==> run a <==
Design DSP, start of the top module:
module DSP(A,B,C,D,CARRYIN,M,P,CARRYOUT,CARRYOUTF,CLK,OPMODE,
CEA,CEB,CEC,CED,CECARRYIN,CEM,CEP,CEOPMODE,
RSTA,RSTB,RSTC,RSTD,RSTCARRYIN,RSTM,RSTP,RSTOPMODE,
BCOUT,PCIN,PCOUT);
clock: 4.66 ns
lec_check: 0
abc_area: 1
cap_margin: 20
core_margin: 2
core_utilization: 66
cts_cluster_diameter: 239
cts_cluster_size: 98
place_density: 0.6
slew_margin: 20
run.sh (not shown) runs the stock make flow with config.mk's settings and CLKGATE_MAP_FILE=.
==> run b: changes against run a <==
--- a/flow/config.mk
+++ b/flow/config.mk
@@ -8,8 +8,9 @@
 export ABC_AREA = 1
 export CAP_MARGIN = 20
 export CORE_MARGIN = 2
-export CORE_UTILIZATION = 66
-export CTS_CLUSTER_DIAMETER = 239
-export CTS_CLUSTER_SIZE = 98
-export PLACE_DENSITY = 0.6
+export CORE_UTILIZATION = 40
+export CTS_CLUSTER_DIAMETER = 381
+export CTS_CLUSTER_SIZE = 44
+export MAX_ROUTING_LAYER = met4
+export SETUP_SLACK_MARGIN = -0.74
 export SLEW_MARGIN = 20
==> flow/constraint.sdc (replaced) <==
create_clock -name core_clock -period 8.0 [get_ports {CLK}]
set_input_delay 1.6000 -clock core_clock [delete_from_list [all_inputs] [get_ports {CLK}]]
set_output_delay 1.6000 -clock core_clock [all_outputs]
set_load 0.01 [all_outputs]
==> run c: changes against run a <==
--- a/flow/config.mk
+++ b/flow/config.mk
@@ -8,8 +8,7 @@
 export ABC_AREA = 1
 export CAP_MARGIN = 20
 export CORE_MARGIN = 2
-export CORE_UTILIZATION = 66
-export CTS_CLUSTER_DIAMETER = 239
+export CORE_UTILIZATION = 60
 export CTS_CLUSTER_SIZE = 98
-export PLACE_DENSITY = 0.6
+export PLACE_DENSITY = 0.37
 export SLEW_MARGIN = 20
==> reports/summary.txt <==
Outcome: stopped before the end
Last stage: global routing
Stop err: [ERROR GRT-0232] Routing congestion too high. Check the congestion heatmap in the GUI.
Detailed Place HPWL: 104200 µm
Die area: 48410 µm²
FP Core Util: 66.58%
Die width: 220.0 µm
DP Worst Slack: -0.8449 ns
Post-CTS setup buffer count: 50
Std-Cell Rows: 79
Placed Cells: 5925
Met2 Use GR: 90.46%
Core Area: 46260 µm²
GR Util met3: 56.09%
Placer congestion estimate: 1.114
-- figures above: run a

==> reports/summary.txt <==
Std-Cell Rows: 83
FP Core Util: 60.41%
Post-CTS setup buffer count: 17
DP Worst Slack: -0.8635 ns
Placed Cells: 5996
SO Viols: negative setup slack
Setup Viol. Count Final: 27
Setup ws final: -0.8321 ns
Detailed Place HPWL: 103100 µm
Die width: 230.6 µm
Placer congestion estimate: 1.102
Core Area: 50990 µm²
Outcome: complete, but fails checks
-- figures above: run c

==> reports/summary.txt <==
Worst path slowest cell: dfxtp_1
Synth warn: 8
# Taps: 1030
Detailed Place HPWL: 108800 µm
Die area: 79240 µm²
DP Worst Slack: 1.851 ns
FP Core Util: 40.49%
Outcome: complete, no violations
Std-Cell Rows: 101
Critical path buffers and inverters: 4
Met2 Use GR: 55.40%
GR Util met3: 3.638%
Clock group: 0.961 mW
Post-CTS setup buffer count: 0
Startpoint types: flip-flop
-- figures above: run b


* * *

==> inputs of fjord <==
==> flow/design.v <==
module reg_mux(in,out,clk,ce,rst);
parameter WIDTH=18;
parameter PIPELINE=0; 
parameter RESET_TYPE="SYNC";  
input[WIDTH-1:0] in;
input clk,ce,rst;
output reg[WIDTH-1:0] out;
generate
	if(PIPELINE && RESET_TYPE=="SYNC") begin
		always @(posedge clk) begin
			if(rst) begin
				out<=0;
			end
			else if(ce) begin
				out<=in;
			end
		end
	end
endgenerate
generate
	if(PIPELINE && RESET_TYPE=="ASYNC") begin
		always @(posedge clk or posedge rst) begin
			if (rst) begin
				out<=0;
			end
			else if (ce) begin
				out<=in;
			end
		end
	end
endgenerate
generate
	if(PIPELINE==0) begin
		always @(*) begin
			out=in;
		end
	end
endgenerate
endmodule
module DSP(A,B,C,D,CARRYIN,M,P,CARRYOUT,CARRYOUTF,CLK,OPMODE,
CEA,CEB,CEC,CED,CECARRYIN,CEM,CEP,CEOPMODE,
RSTA,RSTB,RSTC,RSTD,RSTCARRYIN,RSTM,RSTP,RSTOPMODE,
BCOUT,PCIN,PCOUT);
input[17:0] A, B, D;
input[47:0] C,PCIN;
input[7:0] OPMODE;
input CARRYIN,CLK,CEA,CEB,CEC,CECARRYIN,CED,CEM,CEP,CEOPMODE;
input RSTA,RSTB,RSTC,RSTD,RSTCARRYIN,RSTM,RSTP,RSTOPMODE;
output wire[35:0] M;
output wire[47:0] P,PCOUT;
output wire[17:0] BCOUT;
output CARRYOUT,CARRYOUTF;
parameter A0REG=0;	 
parameter A1REG=1; 
parameter B0REG=0;
parameter B1REG=1;
parameter CREG=1;
parameter DREG=1;
parameter MREG=1;
parameter PREG=1;
parameter CARRYINREG=1;
parameter CARRYOUTREG=1;
parameter OPMODEREG=1;
parameter CARRYINSEL="OPMODE5";  
parameter B_INPUT="DIRECT";  
parameter RSTTYPE="SYNC";   
wire[7:0] OPMODE_REG;
wire[17:0] D_REG;
reg[17:0] B0_IN;
wire[17:0] B0_REG;
reg[17:0] PRE_RESULT;
wire[17:0] B1_IN;
wire[17:0] B1_REG;
wire[17:0] A0_REG;
wire[17:0] A1_REG;
wire[35:0] Product_Result;
wire[35:0] M_REG;
reg[47:0] X_OUT;
reg[47:0] Z_OUT;
wire[48:0] Post_Result;
wire[47:0] C_REG;
reg Carry_IN;  
wire CIN; 
wire Carry_Out_In;
reg_mux #(.WIDTH(18), .PIPELINE(DREG), .RESET_TYPE(RSTTYPE)) DREG_INST(.in(D), .out(D_REG), .clk(CLK), .ce(CED), .rst(RSTD));
reg_mux #(.WIDTH(18), .PIPELINE(B0REG), .RESET_TYPE(RSTTYPE)) B0REG_INST(.in(B0_IN), .out(B0_REG), .clk(CLK), .ce(CEB), .rst(RSTB));
reg_mux #(.WIDTH(18), .PIPELINE(B1REG), .RESET_TYPE(RSTTYPE)) B1REG_INST(.in(B1_IN), .out(B1_REG), .clk(CLK), .ce(CEB), .rst(RSTB));
reg_mux #(.WIDTH(18), .PIPELINE(A0REG), .RESET_TYPE(RSTTYPE)) A0REG_INST(.in(A), .out(A0_REG), .clk(CLK), .ce(CEA), .rst(RSTA));
reg_mux #(.WIDTH(18), .PIPELINE(A1REG), .RESET_TYPE(RSTTYPE)) A1REG_INST(.in(A0_REG), .out(A1_REG), .clk(CLK), .ce(CEA), .rst(RSTA));
reg_mux #(.WIDTH(48), .PIPELINE(CREG), .RESET_TYPE(RSTTYPE)) CREG_INST(.in(C), .out(C_REG), .clk(CLK), .ce(CEC), .rst(RSTC));
reg_mux #(.WIDTH(36), .PIPELINE(MREG), .RESET_TYPE(RSTTYPE)) MREG_INST(.in(Product_Result), .out(M_REG), .clk(CLK), .ce(CEM), .rst(RSTM));
reg_mux #(.WIDTH(1), .PIPELINE(CARRYINREG), .RESET_TYPE(RSTTYPE)) CYIREG_INST(.in(Carry_IN), .out(CIN), .clk(CLK), .ce(CECARRYIN), .rst(RSTCARRYIN));
reg_mux #(.WIDTH(8), .PIPELINE(OPMODEREG), .RESET_TYPE(RSTTYPE)) OPMODEREG_INST(.in(OPMODE), .out(OPMODE_REG), .clk(CLK), .ce(CEOPMODE), .rst(RSTOPMODE));
reg_mux #(.WIDTH(1), .PIPELINE(CARRYOUTREG), .RESET_TYPE(RSTTYPE)) CYOREG_INST(.in(Carry_Out_In), .out(CARRYOUT), .clk(CLK), .ce(CECARRYIN), .rst(RSTCARRYIN));
reg_mux #(.WIDTH(48), .PIPELINE(PREG), .RESET_TYPE(RSTTYPE)) PREG_INST(.in(Post_Result), .out(P), .clk(CLK), .ce(CEP), .rst(RSTP));
always @(*) begin
	case(B_INPUT)
		"DIRECT": B0_IN=B;
		"CASCADE": B0_IN=BCOUT;
		default: B0_IN=0;
	endcase
end
always @(*) begin
	if(OPMODE_REG[6])
		PRE_RESULT= D_REG - B0_REG;	
	else
		PRE_RESULT= D_REG + B0_REG;
end
assign B1_IN=(OPMODE_REG[4])? PRE_RESULT: B0_REG;
assign Product_Result=B1_REG * A1_REG;
assign M=M_REG;
always @(*) begin
	case(CARRYINSEL)
		"CARRYIN": Carry_IN=CARRYIN;
		"OPMODE5": Carry_IN=OPMODE_REG[5];
		default: Carry_IN=0;
	endcase
end
always @(*) begin
	case({ OPMODE_REG[3], OPMODE_REG[2]})
		0: Z_OUT=0;
		1: Z_OUT=PCIN;
		2: Z_OUT=P;
		3: Z_OUT=C_REG;
	endcase
end
always @(*) begin
	case( {OPMODE_REG[1], OPMODE_REG[0]})
		0: X_OUT=0;
		1: X_OUT={ {13{M_REG[35]}} , M_REG[34:0] };  
 		2: X_OUT=P;
		3: X_OUT={D_REG[11:0], A1_REG, B1_REG};    
	endcase
end
assign Post_Result= ( OPMODE_REG[7] )? (Z_OUT-(X_OUT+CIN)) : (Z_OUT+X_OUT+CIN) ;
assign Carry_Out_In=Post_Result[48];
assign BCOUT= B1_REG;
assign CARRYOUTF= CARRYOUT;
assign PCOUT=P;
endmodule
==> flow/run.sh <==
#!/bin/bash
# the make line also repeats each setting of config.mk as NAME=value (left out here)
make -C /OpenROAD-flow-scripts/flow DESIGN_CONFIG=/design/flow/config.mk WORK_HOME=/design/flow/orfs CLKGATE_MAP_FILE= finish
==> flow/config.mk <==
export PLATFORM = sky130hd
export DESIGN_NAME = DSP
export DESIGN_NICKNAME = DSP
export VERILOG_FILES = /design/flow/design.v
export SDC_FILE = /design/flow/constraint.sdc
export NUM_CORES = 4
export LEC_CHECK = 0
export CAP_MARGIN = 5
export CORE_MARGIN = 2
export CORE_UTILIZATION = 70
export CTS_CLUSTER_SIZE = 90
export MAX_ROUTING_LAYER = met4
export SETUP_SLACK_MARGIN = 0.04
export SLEW_MARGIN = 20
==> flow/constraint.sdc <==
create_clock -name core_clock -period 5.82 [get_ports {CLK}]
set_input_delay 1.1640 -clock core_clock [delete_from_list [all_inputs] [get_ports {CLK}]]
set_output_delay 1.1640 -clock core_clock [all_outputs]
set_load 0.01 [all_outputs]
==> inputs of maple, as changes to fjord <==
ABC_AREA = 1   (was not set)
CAP_MARGIN = 20   (was 5)
CORE_ASPECT_RATIO = 0.5   (was not set)
CTS_CLUSTER_DIAMETER = 381   (was not set)
CTS_CLUSTER_SIZE = 44   (was 90)
SETUP_SLACK_MARGIN = 0.69   (was 0.04)
==> flow/constraint.sdc (replaced) <==
create_clock -name core_clock -period 8.0 [get_ports {CLK}]
set_input_delay 1.6000 -clock core_clock [delete_from_list [all_inputs] [get_ports {CLK}]]
set_output_delay 1.6000 -clock core_clock [all_outputs]
set_load 0.01 [all_outputs]
==> inputs of quartz, as changes to fjord <==
CAP_MARGIN = 20   (was 5)
CORE_UTILIZATION = 67   (was 70)
MAX_ROUTING_LAYER = not set   (was met4)
==> summary of the runs <==
Between quartz and maple, the lower area after synthesis is in quartz (gap about 10%, measured against maple). In quartz the core utilization is higher than in maple, by 2.4 points. Sequential power: maple is lower than quartz (27%). fjord did not get past global routing with GRT-0232. maple finished clean. quartz ran to the end with violations: setup timing. Die area, highest first: maple, quartz, fjord. In quartz the clock power is higher than in maple, by about 43%.
Power is estimated from default activity; no workload was simulated.
